==> exp/lagoon <==
==> flow/design.v <==
`timescale 1ns / 1ps
module CordicMachine(
	input clk,
	input [12:0] x_0,
	input [12:0] y_0,
	input [12:0] z_0,
	input [31:0] stage,
	output reg [12:0] x_N,
	output reg [12:0] y_N,
	output reg [12:0] z_N
);
	reg [12:0] arctan [12:0];
	initial begin
	arctan[0] = 13'b0101101000000;
	arctan[1] = 13'b0011010100100;
	arctan[2] = 13'b0001110000010;
	arctan[3] = 13'b0000111001000;
	arctan[4] = 13'b0000011100100;
	arctan[5] = 13'b0000001110010;
	arctan[6] = 13'b0000000111001;
	arctan[7] = 13'b0000000011100;
	arctan[8] = 13'b0000000001110;
	arctan[9] = 13'b0000000000111;
	arctan[10] = 13'b0000000000011;
	arctan[11] = 13'b0000000000001;
	arctan[12] = 13'b0000000000000;
	end
	wire signed [12:0] x_s = x_0;
	wire signed [12:0] y_s = y_0;
	wire [12:0] x_sh = x_s >>> stage;
	wire [12:0] y_sh = y_s >>> stage;
	always @(posedge clk) begin
		if (stage != 10) begin
			x_N <= z_0[12] ? x_0 + y_sh : x_0 - y_sh;
			y_N <= z_0[12] ? y_0 - x_sh : y_0 + x_sh;
			z_N <= z_0[12] ? z_0 + arctan[stage] : z_0 - arctan[stage];
		end
	end
endmodule
`timescale 1ns / 1ps
module Cordic(
	input clk, 
	input [12:0] x_0,
	input [12:0] y_0,
	input [12:0] z_0,
	output [12:0] x_N,
	output [12:0] y_N,
	output [12:0] z_N
);
	wire [12:0] x0, y0, z0;
	wire [12:0] x1, y1, z1;
	wire [12:0] x2, y2, z2;
	wire [12:0] x3, y3, z3;
	wire [12:0] x4, y4, z4;
	wire [12:0] x5, y5, z5;
	wire [12:0] x6, y6, z6;
	wire [12:0] x7, y7, z7;
	wire [12:0] x8, y8, z8;
	wire [12:0] x9, y9, z9;
	CordicMachine C1 (.clk(clk), .x_0(x_0), .y_0(y_0), .z_0(z_0), .stage(0), .x_N(x0), .y_N(y0), .z_N(z0));
	CordicMachine C2 (.clk(clk), .x_0(x0), .y_0(y0), .z_0(z0), .stage(1), .x_N(x1), .y_N(y1), .z_N(z1));
	CordicMachine C3 (.clk(clk), .x_0(x1), .y_0(y1), .z_0(z1), .stage(2), .x_N(x2), .y_N(y2), .z_N(z2));
	CordicMachine C4 (.clk(clk), .x_0(x2), .y_0(y2), .z_0(z2), .stage(3), .x_N(x3), .y_N(y3), .z_N(z3));
	CordicMachine C5 (.clk(clk), .x_0(x3), .y_0(y3), .z_0(z3), .stage(4), .x_N(x4), .y_N(y4), .z_N(z4));
	CordicMachine C6 (.clk(clk), .x_0(x4), .y_0(y4), .z_0(z4), .stage(5), .x_N(x5), .y_N(y5), .z_N(z5));
	CordicMachine C7 (.clk(clk), .x_0(x5), .y_0(y5), .z_0(z5), .stage(6), .x_N(x6), .y_N(y6), .z_N(z6));
	CordicMachine C8 (.clk(clk), .x_0(x6), .y_0(y6), .z_0(z6), .stage(7), .x_N(x7), .y_N(y7), .z_N(z7));
	CordicMachine C9 (.clk(clk), .x_0(x7), .y_0(y7), .z_0(z7), .stage(8), .x_N(x8), .y_N(y8), .z_N(z8));
	CordicMachine C10 (.clk(clk), .x_0(x8), .y_0(y8), .z_0(z8), .stage(9), .x_N(x9), .y_N(y9), .z_N(z9));
	assign x_N = x9;
	assign y_N = y9;
	assign z_N = z9;
endmodule
==> flow/run.sh <==
#!/bin/bash
# the make line also repeats each setting of config.mk as NAME=value (left out here)
make -C /OpenROAD-flow-scripts/flow DESIGN_CONFIG=/design/flow/config.mk WORK_HOME=/design/flow/orfs CLKGATE_MAP_FILE= finish
==> flow/config.mk <==
export PLATFORM = sky130hd
export DESIGN_NAME = Cordic
export DESIGN_NICKNAME = Cordic
export VERILOG_FILES = /design/flow/design.v
export SDC_FILE = /design/flow/constraint.sdc
export NUM_CORES = 4
export LEC_CHECK = 0
export ABC_AREA = 0
export CAP_MARGIN = 20
export CELL_PAD_IN_SITES_DETAIL_PLACEMENT = 0
export CORE_ASPECT_RATIO = 0.93
export CORE_MARGIN = 2
export CORE_UTILIZATION = 25
export CTS_CLUSTER_SIZE = 43
export MIN_ROUTING_LAYER = met2
export PLACE_DENSITY_LB_ADDON = 0.01
export SLEW_MARGIN = 40
==> flow/constraint.sdc <==
create_clock -name core_clock -period 2.22 [get_ports {clk}]
set_input_delay 0.4440 -clock core_clock [delete_from_list [all_inputs] [get_ports {clk}]]
set_output_delay 0.4440 -clock core_clock [all_outputs]
set_load 0.01 [all_outputs]
==> exp/xenon (differences from exp/lagoon) <==
ABC_AREA = default   (was 0)
CELL_PAD_IN_SITES_DETAIL_PLACEMENT = default   (was 0)
CORE_ASPECT_RATIO = default   (was 0.93)
CORE_UTILIZATION = 40   (was 25)
CTS_CLUSTER_SIZE = default   (was 43)
MIN_ROUTING_LAYER = default   (was met2)
PLACE_DENSITY_LB_ADDON = default   (was 0.01)
SLEW_MARGIN = 20   (was 40)
==> flow/constraint.sdc (replaced) <==
create_clock -name core_clock -period 3.2 [get_ports {clk}]
set_input_delay 0.6400 -clock core_clock [delete_from_list [all_inputs] [get_ports {clk}]]
set_output_delay 0.6400 -clock core_clock [all_outputs]
set_load 0.01 [all_outputs]
==> CHANGELOG.md <==
### Changed

- Setup ws final: -0.499 ns
- Setup violators final: ~130
- Tapcells: between 1,000 and 1,500
- Violated checks: setup timing
- Crit path largest cell delay: around 0.36 ns
- CTS Buf Count: around 53
- Pin count of the biggest net entering global routing: 19
- Status: failed layout checks
The numbers above come from exp/lagoon.

==> CHANGELOG.md <==
### Changed

- Status: timing/DRC/antenna clean
- Setup ws final: approximately 0.1 ns
- Worst hold slack: between 0.3 and 0.4 ns
- Largest buffer count on any clock path: 3
- CTS Buf Count: 46
- Setup violators final: 0
- Crit path largest cell delay: about 0.70 ns
- Layout area overhead: 14.4%
- Crit path max-delay cell type: dfxtp_1
- Synthesized cell area: between 0.02 and 0.03 mm²
- Max Slew Vio Count: 0
- Comb area: roughly 0.017 mm²
- Pin count of the biggest net entering global routing: 33
The numbers above come from exp/xenon.


==> inputs of tundra <==
RTL: the design.v shown in full above, as it stands there.
export LEC_CHECK = 0
export CAP_MARGIN = 25
export CELL_PAD_IN_SITES_GLOBAL_PLACEMENT = 1
export CORE_MARGIN = 5
export CORE_UTILIZATION = 40
export CTS_CLUSTER_DIAMETER = 107
export GPL_ROUTABILITY_DRIVEN = 0
export SLEW_MARGIN = 20
create_clock -name core_clock -period 3.2 [get_ports {clk}]
run.sh (not shown) runs the stock make flow with config.mk's settings and CLKGATE_MAP_FILE=.
==> inputs of pepper, as changes to tundra <==
CAP_MARGIN = 20   (was 25)
CELL_PAD_IN_SITES_GLOBAL_PLACEMENT = default   (was 1)
CORE_MARGIN = 2   (was 5)
CORE_UTILIZATION = 71   (was 40)
CTS_CLUSTER_DIAMETER = 26   (was 107)
CTS_CLUSTER_SIZE = 31   (was default)
GPL_ROUTABILITY_DRIVEN = default   (was 0)
SETUP_SLACK_MARGIN = 0.47   (was default)
==> comparison table <==
	pepper	tundra
Instance area at placement	27,400 um2	28,100 um2
Effective utilization at floorplan	72.4%	40.3%
Count of standard-cell rows	69	93
Post_cts resized	193	0
Estimated wirelength of the detail-placed design	45,400 um	51,000 um
Outcome	aborted with a tool error	complete, no violations
Stage where the flow stopped	5_1_grt	-
Horizontal die dimension	195 um	264 um
Number of setup buffers added after CTS	55	0
TritonCTS Buffers	92	48
H-tree level count	3	2
Post-placement setup slack	-0.120 ns	-0.104 ns
Area enclosed by the die boundary	38,000 um2	69,900 um2
Core box area	35,700 um2	64,200 um2
Post-Place Cells	3,422	3,843

==> harbor <==
// Cordic: RTL as listed in full above, without the edits since
==> flow/config.mk <==
export PLATFORM = sky130hd
export DESIGN_NAME = Cordic
export DESIGN_NICKNAME = Cordic
export VERILOG_FILES = /design/flow/design.v
export SDC_FILE = /design/flow/constraint.sdc
export NUM_CORES = 4
export LEC_CHECK = 0
export CAP_MARGIN = 20
export CORE_MARGIN = 2
export CORE_UTILIZATION = 70
export CTS_CLUSTER_SIZE = 35
export SLEW_MARGIN = 20
==> flow/constraint.sdc <==
create_clock -name core_clock -period 2.9 [get_ports {clk}]
set_input_delay 0.5800 -clock core_clock [delete_from_list [all_inputs] [get_ports {clk}]]
set_output_delay 0.5800 -clock core_clock [all_outputs]
set_load 0.01 [all_outputs]
==> inputs of indigo, as changes to harbor <==
--- a/flow/config.mk
+++ b/flow/config.mk
@@ -7,6 +7,10 @@
 export LEC_CHECK = 0
-export CAP_MARGIN = 20
-export CORE_MARGIN = 2
-export CORE_UTILIZATION = 70
-export CTS_CLUSTER_SIZE = 35
+export ABC_AREA = 1
+export CAP_MARGIN = 5
+export CORE_MARGIN = 5
+export CORE_UTILIZATION = 40
+export CTS_CLUSTER_DIAMETER = 23
+export GPL_ROUTABILITY_DRIVEN = 0
+export HOLD_SLACK_MARGIN = 0.16
+export SETUP_SLACK_MARGIN = -0.09
 export SLEW_MARGIN = 20
==> flow/constraint.sdc (replaced) <==
create_clock -name core_clock -period 1.85 [get_ports {clk}]
set_input_delay 0.3700 -clock core_clock [delete_from_list [all_inputs] [get_ports {clk}]]
set_output_delay 0.3700 -clock core_clock [all_outputs]
set_load 0.01 [all_outputs]
==> inputs of amber, as changes to harbor <==
--- a/flow/config.mk
+++ b/flow/config.mk
@@ -9,4 +9,7 @@
 export CORE_MARGIN = 2
-export CORE_UTILIZATION = 70
-export CTS_CLUSTER_SIZE = 35
+export CORE_UTILIZATION = 72
+export CTS_CLUSTER_DIAMETER = 351
+export CTS_CLUSTER_SIZE = 45
+export PLACE_DENSITY_LB_ADDON = 0.26
+export SETUP_SLACK_MARGIN = -0.17
 export SLEW_MARGIN = 20
==> flow/constraint.sdc (replaced) <==
create_clock -name core_clock -period 1.73 [get_ports {clk}]
set_input_delay 0.3460 -clock core_clock [delete_from_list [all_inputs] [get_ports {clk}]]
set_output_delay 0.3460 -clock core_clock [all_outputs]
set_load 0.01 [all_outputs]
==> run notes <==
yosys + openroad results -> Cell Rows around 69, ys cells 2875, XORs/XNORs by Area roughly 13%, status aborted with a tool error, routability cong. 0.981, Cells after Synth around 2900, and+or+nand+nor area frac approximately 12%, Stop stage 3_5_place_dp, Error Error: detail_place.tcl, 38 bad optional access
# the run above: amber

==> run notes <==
run results: final setup vio count around 200, and+or+nand+nor area frac 24.0%, Cells after Synth 4007, max-slew violations 0, Fail Reasons negative setup slack, Final Worst Setup Slack -0.630 ns, asr flop ratio synth 0%, Cell Rows 98, vias in the first global route 30600, combinational gate area 26200 sq um, Root Buffer clkbuf_16, ys cells roughly 4000, layout net count approximately 5600, status failed layout checks, XORs/XNORs by Area between 10% and 20%
# the run above: indigo

==> run notes <==
run results: status failed layout checks, Fail Reasons negative setup slack, Plain + repair buffers 227, XORs/XNORs by Area between 10% and 20%, CTS max path bufs 3, and+or+nand+nor area frac 12.5%, Cell Rows ~70, metal3 WL 2.60 mm, Cells after Synth roughly 2900, Final Worst Setup Slack -0.0854 ns, final setup vio count 1
# the run above: harbor

